run A:
// alu_top
module alu_top (
    input             clk,
    input      [15:0] a,
    input      [15:0] b,
    input      [2:0]  opcode,
    input      [1:0]  mode,
    output reg [31:0] result,
    output reg        eq
);
make LEC_CHECK=0 ABC_AREA=1 CAP_MARGIN=20 CELL_PAD_IN_SITES_DETAIL_PLACEMENT=2 CELL_PAD_IN_SITES_GLOBAL_PLACEMENT=2 CORE_ASPECT_RATIO=1.76 CORE_MARGIN=5 CORE_UTILIZATION=31 CTS_CLUSTER_SIZE=42 GPL_ROUTABILITY_DRIVEN=0 PLACE_DENSITY=0.81 SLEW_MARGIN=0 finish   # period 90.0 ns
run.sh (not shown) runs the stock make flow with config.mk's settings and CLKGATE_MAP_FILE=.
Run A had finished all stages when the layout checks came back failing, citing capacitance limit, slew limit.
For run B, these inputs were changed with respect to run A:
Settings: TNS_END_PERCENT now 20, previously not set; GPL_ROUTABILITY_DRIVEN no longer set, was 0; SLEW_MARGIN now 20, was 0; CORE_MARGIN now 6, was 5; CTS_CLUSTER_SIZE now 100, was 42; SETUP_SLACK_MARGIN now -2.0, previously not set; CORE_UTILIZATION now 40, was 31; CELL_PAD_IN_SITES_GLOBAL_PLACEMENT no longer set, was 2; CELL_PAD_IN_SITES_DETAIL_PLACEMENT no longer set, was 2; ABC_AREA no longer set, was 1; PLACE_DENSITY now 0.75, was 0.81; CTS_CLUSTER_DIAMETER now 388, previously not set; CORE_ASPECT_RATIO no longer set, was 1.76.
Notes after the runs:
For inverter count, dividing the value from run B by the value from run A gives 0.35.
Run B went all the way through synthesis, placement and routing and the layout is clean on timing, DRC and antenna.
In run A the implementation ran to completion but is not tape-out ready, as the final checks report capacitance limit, slew limit.
Re xor/xnor cell area share of the yosys netlist: run A and run B aren't equal, and the higher value belongs to run A.
Required time of the critical path for run B is lower than for run A.
Summary of run B over run A: cell area lower, post-detailed-routing wire length dropped about 35%, area occupied by registers comparable, cell depth of the worst setup path lower.
## Diff of input files: run C against run B
Settings: clearing SETUP_SLACK_MARGIN, which used to be -2.0; swapping 6 for 2 in CORE_MARGIN; swapping 20 for 0 in CAP_MARGIN; putting GPL_ROUTABILITY_DRIVEN at 0 where nothing was set; putting HOLD_SLACK_MARGIN at 0.23 where nothing was set; swapping 40 for 16 in CORE_UTILIZATION; swapping 20 for 35 in SLEW_MARGIN; swapping 20 for 45 in TNS_END_PERCENT; putting CELL_PAD_IN_SITES_DETAIL_PLACEMENT at 2 where nothing was set; swapping 100 for 60 in CTS_CLUSTER_SIZE; clearing PLACE_DENSITY, which used to be 0.75; swapping 388 for 339 in CTS_CLUSTER_DIAMETER; putting MAX_ROUTING_LAYER at met4 where nothing was set; putting GPL_TIMING_DRIVEN at 0 where nothing was set.
### Flow results
Summary: with run B as the reference, chip footprint in run C moved up by more than 100%.
Run C is listed as incomplete: the tool reported an error in 5_1_grt and the run ended there.
Compared to run B, run C has vertical die dimension 53% higher.
Comparing run C against run B, there is no change at all in cell count after synthesis.
Higher number of rows in the core area goes to run C over run B.
### run C -> run D
Settings: CORE_MARGIN: 2 -> 6; GPL_ROUTABILITY_DRIVEN: 0 -> unset; GPL_TIMING_DRIVEN: 0 -> unset; CTS_CLUSTER_SIZE: 60 -> 98; SLEW_MARGIN: 35 -> 20; MAX_ROUTING_LAYER: met4 -> unset; TNS_END_PERCENT: 45 -> 20; ABC_AREA: unset -> 1; CORE_UTILIZATION: 16 -> 40; HOLD_SLACK_MARGIN: 0.23 -> unset; CAP_MARGIN: 0 -> 20; PLACE_DENSITY: unset -> 0.41; CTS_CLUSTER_DIAMETER: 339 -> 388; CELL_PAD_IN_SITES_DETAIL_PLACEMENT: 2 -> unset.
### Flow results
Run D vs run C on number of instances resized during post-cts repair: run D is the lower one. Side by side, area reported by Yosys stat turned out higher in run D than in run C. As far as maximum root-to-sink buffer count goes, run C and run D are indistinguishable; the numbers are identical. Of run D and run C, it is run D that has the higher synthesized area. Run C ended up with adder cells as its top logic cell family in the synthesized netlist; run D ended up with simple AND/OR/NAND/NOR gates. Relative to run C, number of post-CTS setup repair buffers has gone down in run D. Relative to run C, run D improves area inside the core boundary. Synthesized instance count, run D vs run C: up by more than 10%. Summary of run C and run D: one run falls short of a clean finish, namely run C. The post-synthesis share of cell area spent on and-or and or-and gates in run D was lower than what run C gave.
